==> inputs of fjord <==
==> flow/design.v <==
module cordic_magphase #(
    parameter integer INPUT_WIDTH      = 16,
    parameter integer INT_WIDTH        = 32,
    parameter integer ITERATIONS       = 32,
    parameter integer GAIN_FRAC_BITS   = 28,
    parameter integer OUTPUT_FRAC_BITS = 14
) (
    input  wire                          clk,
    input  wire                          rst_n,
    input  wire                          start,
    input  wire signed [INPUT_WIDTH-1:0] x_in,
    input  wire signed [INPUT_WIDTH-1:0] y_in,
    output reg                           busy,
    output reg                           done,
    output reg  signed [INT_WIDTH-1:0]   magnitude,
    output reg  signed [INT_WIDTH-1:0]   phase
);
    localparam IDLE         = 2'd0;
    localparam ITERATE      = 2'd1;
    localparam POST_PROCESS = 2'd2;
    localparam DONE_STATE   = 2'd3;
    reg [1:0] state, state_next;
    reg signed [INT_WIDTH-1:0] x_reg, y_reg, x_next, y_next;
    reg signed [INT_WIDTH-1:0] z_reg, z_next;
    reg [5:0]                  iter_cnt, iter_cnt_next;
    reg signed [1:0] pi_correction, pi_correction_next;  
    localparam [31:0] PI_CONST32    = 32'h3243F6A8;  
    localparam [31:0] TWOPI_CONST32 = 32'h6487ED51;  
    localparam [31:0] K_INV32       = 32'd162600000;
    localparam signed [INT_WIDTH-1:0] PI_CONST    = {{(INT_WIDTH-32){PI_CONST32[31]}}, PI_CONST32};
    localparam signed [INT_WIDTH-1:0] TWOPI_CONST = {{(INT_WIDTH-32){TWOPI_CONST32[31]}}, TWOPI_CONST32};
    localparam signed [INT_WIDTH-1:0] K_INV       = {{(INT_WIDTH-32){K_INV32[31]}}, K_INV32};
    function signed [31:0] atan_lut;
        input [4:0] idx;
        begin
            case (idx)
                4'd0:  atan_lut = 32'sh0C90FDAA;
                4'd1:  atan_lut = 32'sh076B19C1;
                4'd2:  atan_lut = 32'sh03EB6EBF;
                4'd3:  atan_lut = 32'sh01FD5BA9;
                4'd4:  atan_lut = 32'sh00FFAAE0;
                4'd5:  atan_lut = 32'sh007FF55B;
                4'd6:  atan_lut = 32'sh003FFEA8;
                4'd7:  atan_lut = 32'sh001FFFDA;
                4'd8:  atan_lut = 32'sh000FFFEF;
                4'd9:  atan_lut = 32'sh0007FFFF;
                4'd10: atan_lut = 32'sh0003FFFF;
                4'd11: atan_lut = 32'sh0001FFFF;
                4'd12: atan_lut = 32'sh0000FFFF;
                4'd13: atan_lut = 32'sh00007FFF;
                4'd14: atan_lut = 32'sh00003FFF;
                4'd15: atan_lut = 32'sh00001FFF;  
                5'd16: atan_lut = 32'sh00000FFF;  
                5'd17: atan_lut = 32'sh000007FF;  
                5'd18: atan_lut = 32'sh000003FF;  
                5'd19: atan_lut = 32'sh000001FF;  
                5'd20: atan_lut = 32'sh000000FF;  
                5'd21: atan_lut = 32'sh0000007F;  
                5'd22: atan_lut = 32'sh0000003F;  
                5'd23: atan_lut = 32'sh0000001F;  
                5'd24: atan_lut = 32'sh0000000F;  
                5'd25: atan_lut = 32'sh00000007;  
                5'd26: atan_lut = 32'sh00000003;  
                5'd27: atan_lut = 32'sh00000001;  
                default: atan_lut = 32'sh00000000;  
            endcase
        end
    endfunction
    wire signed [47:0] mag_prod = x_reg * K_INV;  
    wire signed [INT_WIDTH-1:0] mag_corr = mag_prod >>> GAIN_FRAC_BITS;
    reg  signed [INT_WIDTH-1:0] phase_tmp;
    always @(posedge clk or negedge rst_n) begin
        if (!rst_n) begin
            state     <= IDLE;
            busy      <= 1'b0;
            done      <= 1'b0;
            x_reg     <= 0;
            y_reg     <= 0;
            z_reg     <= 0;
            iter_cnt  <= 0;
            magnitude <= 0;
            phase     <= 0;
            pi_correction <= 2'sd0;
        end else begin
            state    <= state_next;
            x_reg    <= x_next;
            y_reg    <= y_next;
            z_reg    <= z_next;
            iter_cnt <= iter_cnt_next;
            pi_correction <= pi_correction_next;
            busy     <= (state_next != IDLE) && (state_next != DONE_STATE);
            done     <= (state_next == DONE_STATE);
            if (state_next == DONE_STATE) begin
                magnitude <= ((mag_corr < 0) ? -mag_corr : mag_corr) << OUTPUT_FRAC_BITS;
                case (pi_correction)
                    -2'sd1: phase_tmp = z_next - PI_CONST;
                    2'sd0:  phase_tmp = z_next;
                    default: phase_tmp = z_next + PI_CONST;
                endcase
                if (phase_tmp > PI_CONST)
                    phase_tmp = phase_tmp - TWOPI_CONST;
                else if (phase_tmp < -PI_CONST)
                    phase_tmp = phase_tmp + TWOPI_CONST;
                phase <= phase_tmp;
            end
        end
    end
    always @* begin
        state_next          = state;
        x_next              = x_reg;
        y_next              = y_reg;
        z_next              = z_reg;
        iter_cnt_next       = iter_cnt;
        pi_correction_next  = pi_correction;
        case (state)
            IDLE, DONE_STATE: begin
                if (start) begin
                    x_next = {{(INT_WIDTH-INPUT_WIDTH){x_in[INPUT_WIDTH-1]}}, x_in};
                    y_next = {{(INT_WIDTH-INPUT_WIDTH){y_in[INPUT_WIDTH-1]}}, y_in};
                    if (x_next < 0) begin
                        x_next = -x_next;
                        y_next = -y_next;
                        pi_correction_next = (y_next >= 0) ? 2'sd1 : -2'sd1;
                    end else begin
                        pi_correction_next = 2'sd0;
                    end
                    z_next        = 0;
                    iter_cnt_next = 0;
                    state_next    = ITERATE;
                end else begin
                    state_next    = IDLE;
                end
            end
            ITERATE: begin
                if (iter_cnt < ITERATIONS) begin
                    if (y_reg >= 0) begin
                        x_next = x_reg + (y_reg >>> iter_cnt);
                        y_next = y_reg - (x_reg >>> iter_cnt);
                        z_next = z_reg + atan_lut(iter_cnt[4:0]);
                    end else begin
                        x_next = x_reg - (y_reg >>> iter_cnt);
                        y_next = y_reg + (x_reg >>> iter_cnt);
                        z_next = z_reg - atan_lut(iter_cnt[4:0]);
                    end
                    iter_cnt_next = iter_cnt + 1'b1;
                    if (iter_cnt == ITERATIONS-1)
                        state_next = POST_PROCESS;
                end else begin
                    state_next = POST_PROCESS;
                end
            end
            POST_PROCESS: begin
                state_next = DONE_STATE;
            end
            default: state_next = IDLE;
        endcase
    end
endmodule
==> flow/run.sh <==
#!/bin/bash
# the make line also repeats each setting of config.mk as NAME=value (left out here)
make -C /OpenROAD-flow-scripts/flow DESIGN_CONFIG=/design/flow/config.mk WORK_HOME=/design/flow/orfs CLKGATE_MAP_FILE= finish
==> flow/config.mk <==
export PLATFORM = sky130hd
export DESIGN_NAME = cordic_magphase
export DESIGN_NICKNAME = cordic_magphase
export VERILOG_FILES = /design/flow/design.v
export SDC_FILE = /design/flow/constraint.sdc
export NUM_CORES = 4
export LEC_CHECK = 0
export ABC_AREA = 1
export CAP_MARGIN = 20
export CELL_PAD_IN_SITES_DETAIL_PLACEMENT = 0
export CELL_PAD_IN_SITES_GLOBAL_PLACEMENT = 3
export CORE_ASPECT_RATIO = 1.42
export CORE_MARGIN = 10
export CORE_UTILIZATION = 39
export CTS_CLUSTER_DIAMETER = 304
export CTS_CLUSTER_SIZE = 98
export GPL_ROUTABILITY_DRIVEN = 0
export GPL_TIMING_DRIVEN = 0
export PLACE_DENSITY = 0.37
export SETUP_SLACK_MARGIN = -0.64
export SLEW_MARGIN = 20
export TNS_END_PERCENT = 15
==> flow/constraint.sdc <==
create_clock -name core_clock -period 6.44 [get_ports {clk}]
set_input_delay 1.2880 -clock core_clock [delete_from_list [all_inputs] [get_ports {clk}]]
set_output_delay 1.2880 -clock core_clock [all_outputs]
set_load 0.01 [all_outputs]
==> inputs of indigo, as changes to fjord <==
==> flow/config.mk (replaced) <==
export PLATFORM = sky130hd
export DESIGN_NAME = cordic_magphase
export DESIGN_NICKNAME = cordic_magphase
export VERILOG_FILES = /design/flow/design.v
export SDC_FILE = /design/flow/constraint.sdc
export NUM_CORES = 4
export LEC_CHECK = 0
export CAP_MARGIN = 20
export CORE_MARGIN = 2
export CORE_UTILIZATION = 27
export SLEW_MARGIN = 20
==> flow/constraint.sdc (replaced) <==
create_clock -name core_clock -period 10.7 [get_ports {clk}]
set_input_delay 2.1400 -clock core_clock [delete_from_list [all_inputs] [get_ports {clk}]]
set_output_delay 2.1400 -clock core_clock [all_outputs]
set_load 0.01 [all_outputs]
==> inputs of pepper, as changes to fjord <==
==> flow/config.mk (replaced) <==
export PLATFORM = sky130hd
export DESIGN_NAME = cordic_magphase
export DESIGN_NICKNAME = cordic_magphase
export VERILOG_FILES = /design/flow/design.v
export SDC_FILE = /design/flow/constraint.sdc
export NUM_CORES = 4
export LEC_CHECK = 0
export CAP_MARGIN = 20
export CELL_PAD_IN_SITES_DETAIL_PLACEMENT = 2
export CELL_PAD_IN_SITES_GLOBAL_PLACEMENT = 1
export CORE_ASPECT_RATIO = 0.85
export CORE_MARGIN = 10
export CORE_UTILIZATION = 19
export CTS_CLUSTER_DIAMETER = 112
export MAX_ROUTING_LAYER = met4
export MIN_ROUTING_LAYER = met2
export PLACE_DENSITY_LB_ADDON = 0.11
export SETUP_SLACK_MARGIN = 0.49
export SLEW_MARGIN = 20
export TNS_END_PERCENT = 80
==> inputs of zinc, as changes to fjord <==
==> flow/config.mk (replaced) <==
export PLATFORM = sky130hd
export DESIGN_NAME = cordic_magphase
export DESIGN_NICKNAME = cordic_magphase
export VERILOG_FILES = /design/flow/design.v
export SDC_FILE = /design/flow/constraint.sdc
export NUM_CORES = 4
export LEC_CHECK = 0
export CAP_MARGIN = 20
export CELL_PAD_IN_SITES_DETAIL_PLACEMENT = 0
export CELL_PAD_IN_SITES_GLOBAL_PLACEMENT = 0
export CORE_ASPECT_RATIO = 0.85
export CORE_MARGIN = 2
export CORE_UTILIZATION = 64
export CTS_CLUSTER_DIAMETER = 36
export PLACE_DENSITY_LB_ADDON = 0.16
export SLEW_MARGIN = 20
==> flow/constraint.sdc (replaced) <==
create_clock -name core_clock -period 7.16 [get_ports {clk}]
set_input_delay 1.4320 -clock core_clock [delete_from_list [all_inputs] [get_ports {clk}]]
set_output_delay 1.4320 -clock core_clock [all_outputs]
set_load 0.01 [all_outputs]
==> qor summary <==
quantity	fjord	zinc	pepper	indigo
Final Instance Count excl. Fillers	6429	4723	6924	5124
Highest metal layer with signal wires	met5	met5	met4	met5
Cells on worst reg2reg path	53	26	40	32
Aoi share	14.6%	21.3%	21.3%	21.3%
Area of all sequential standard cells	4050 um^2	4030 um^2	4040 um^2	4020 um^2
Setup tns final	-15170 ps	-16070 ps	-46910 ps	0 ps
Number of diodes added for antenna fixing	0	1	9	1
Setup violators final	48	49	63	0
Share of cell area taken by flip-flops and latches	10.7%	10.6%	8.54%	12.2%
Result of the run	failed layout checks	failed layout checks	failed layout checks	complete, no violations
Violated checks	negative setup slack	negative setup slack	negative setup slack	-
Fillcell total	9086	2690	17685	11848
Number of distinct library cells after synthesis	64	115	115	115

==> inputs of yarrow <==
// cordic_magphase: RTL as listed in full above, without the edits since
Settings: LEC_CHECK=0, CAP_MARGIN=20, CORE_MARGIN=2, CORE_UTILIZATION=72, CTS_CLUSTER_DIAMETER=199, CTS_CLUSTER_SIZE=28, MAX_ROUTING_LAYER=met4, SLEW_MARGIN=20; clock period 15.2 ns.
run.sh (not shown) runs the stock make flow with config.mk's settings and CLKGATE_MAP_FILE=.
==> inputs of harbor, as changes to yarrow <==
--- a/flow/config.mk
+++ b/flow/config.mk
@@ -8,7 +8,9 @@
 export CAP_MARGIN = 20
+export CELL_PAD_IN_SITES_DETAIL_PLACEMENT = 0
+export CELL_PAD_IN_SITES_GLOBAL_PLACEMENT = 0
+export CORE_ASPECT_RATIO = 0.85
 export CORE_MARGIN = 2
-export CORE_UTILIZATION = 72
-export CTS_CLUSTER_DIAMETER = 199
-export CTS_CLUSTER_SIZE = 28
-export MAX_ROUTING_LAYER = met4
+export CORE_UTILIZATION = 65
+export CTS_CLUSTER_DIAMETER = 170
+export SETUP_SLACK_MARGIN = 1.09
 export SLEW_MARGIN = 20
==> flow/constraint.sdc (replaced) <==
create_clock -name core_clock -period 7.91 [get_ports {clk}]
set_input_delay 1.5820 -clock core_clock [delete_from_list [all_inputs] [get_ports {clk}]]
set_output_delay 1.5820 -clock core_clock [all_outputs]
set_load 0.01 [all_outputs]
==> notes <==
yarrow went through all stages and came out clean. harbor reached the layout checks and failed them: setup timing. In yarrow the design area is smaller than in harbor, by 13%. In harbor the cell count is larger than in yarrow, by 7.3%. In yarrow the count of clock-buffer cells in the layout is higher than in harbor, by 1. In harbor the setup slack is lower than in yarrow, by 5.4 ns. In flip-flop count, yarrow and harbor do not differ. First-iteration DRC count: harbor is larger than yarrow (about 30%). In synthesized cell count, yarrow and harbor do not differ. Against harbor, the register-to-register slack of yarrow is higher by 5.4 ns. Between harbor and yarrow, the lower non-clock buffer count is in yarrow (gap 243).
==> figures <==
item                                                                harbor         yarrow
Run status                                                 failed layout checks  timing/DRC/antenna clean
Violated checks                                               setup timing              -
FILL cells                                                            2784           2750
Final setup vio count                                                    2              0
Slew at the pin closest to its max-slew limit                      1.18 ns        1.07 ns
Tally of OpenROAD warnings                                              48             45
Detailed-routed wire length on met3                          16800 microns  10200 microns
Reg-to-reg critical path startpoint                            iter_cnt[1]    iter_cnt[3]
Startpoint of the lowest-slack hold path                         phase[31]       phase[6]
Well-tap cell count                                                    592            532
Area delta synth->final                                              21.6%          5.72%
Cell row count                                                          72             74
Area after detailed placement                                  31900 sq um    31000 sq um
Final core utilization                                               0.800          0.772
Relative slew slack                                                  0.208          0.284

==> v20: inputs <==
Starts from the design.v that is shown in full above.
clock: 8.03 ns
lec_check: 0
abc_area: 1
cap_margin: 20
core_margin: 2
core_utilization: 72
place_density: 0.42
slew_margin: 20
tns_end_percent: 20
==> v11 (differences from v20) <==
- ABC_AREA: 1 -> 0
- CELL_PAD_IN_SITES_GLOBAL_PLACEMENT: default -> 1
- CORE_UTILIZATION: 72 -> 33
- CTS_CLUSTER_DIAMETER: default -> 360
- CTS_CLUSTER_SIZE: default -> 100
- PLACE_DENSITY: 0.42 -> 0.95
==> flow/constraint.sdc (replaced) <==
create_clock -name core_clock -period 20.0 [get_ports {clk}]
set_input_delay 4.0000 -clock core_clock [delete_from_list [all_inputs] [get_ports {clk}]]
set_output_delay 4.0000 -clock core_clock [all_outputs]
set_load 0.01 [all_outputs]
==> v13 (differences from v20) <==
- ABC_AREA: 1 -> 0
- CELL_PAD_IN_SITES_GLOBAL_PLACEMENT: default -> 1
- CORE_UTILIZATION: 72 -> 64
- CTS_CLUSTER_DIAMETER: default -> 361
- CTS_CLUSTER_SIZE: default -> 100
- GPL_ROUTABILITY_DRIVEN: default -> 0
- PLACE_DENSITY: 0.42 -> default
- PLACE_DENSITY_LB_ADDON: default -> 0.29
==> flow/constraint.sdc (replaced) <==
create_clock -name core_clock -period 20.0 [get_ports {clk}]
set_input_delay 4.0000 -clock core_clock [delete_from_list [all_inputs] [get_ports {clk}]]
set_output_delay 4.0000 -clock core_clock [all_outputs]
set_load 0.01 [all_outputs]
==> impl_metrics.py <==
# Auto-generated metrics
metrics = {
    "status": {
        "status": "timing/DRC/antenna clean",
    },
    "floorplan": {
        "row_count": 110,
    },
    "cells_and_area": {
        "inv_count": 359,
    },
    "setup_path": {
        "reg2reg_from": "iter_cnt[1]",
        "critPathTopFamily": "AND-OR/OR-AND gates",
    },
}
The numbers above come from v11.

==> impl_metrics.py <==
# Auto-generated metrics
metrics = {
    "setup_path": {
        "reg2reg_from": "x_reg[7]",
        "critPathTopFamily": "adder cells",
    },
    "placed_design": {
        "gp_congestion": 1.08,
    },
    "cells_and_area": {
        "final_util_pct": 76.4,
    },
    "clocking": {
        "path_clk_slew_ns": 0.07,
    },
    "floorplan": {
        "row_count": 78,
    },
    "yosys": {
        "ys_types": 64,
    },
    "status": {
        "status": "timing/DRC/antenna clean",
    },
}
The numbers above come from v20.

==> impl_metrics.py <==
# Auto-generated metrics
metrics = {
    "setup_path": {
        "reg2reg_from": "iter_cnt[1]",
        "critPathTopFamily": "AND-OR/OR-AND gates",
    },
    "floorplan": {
        "row_count": 79,
    },
    "yosys": {
        "ys_seq_share_pct": 13.4,
    },
    "cells_and_area": {
        "inv_count": 359,
    },
    "status": {
        "status": "timing/DRC/antenna clean",
    },
}
The numbers above come from v13.

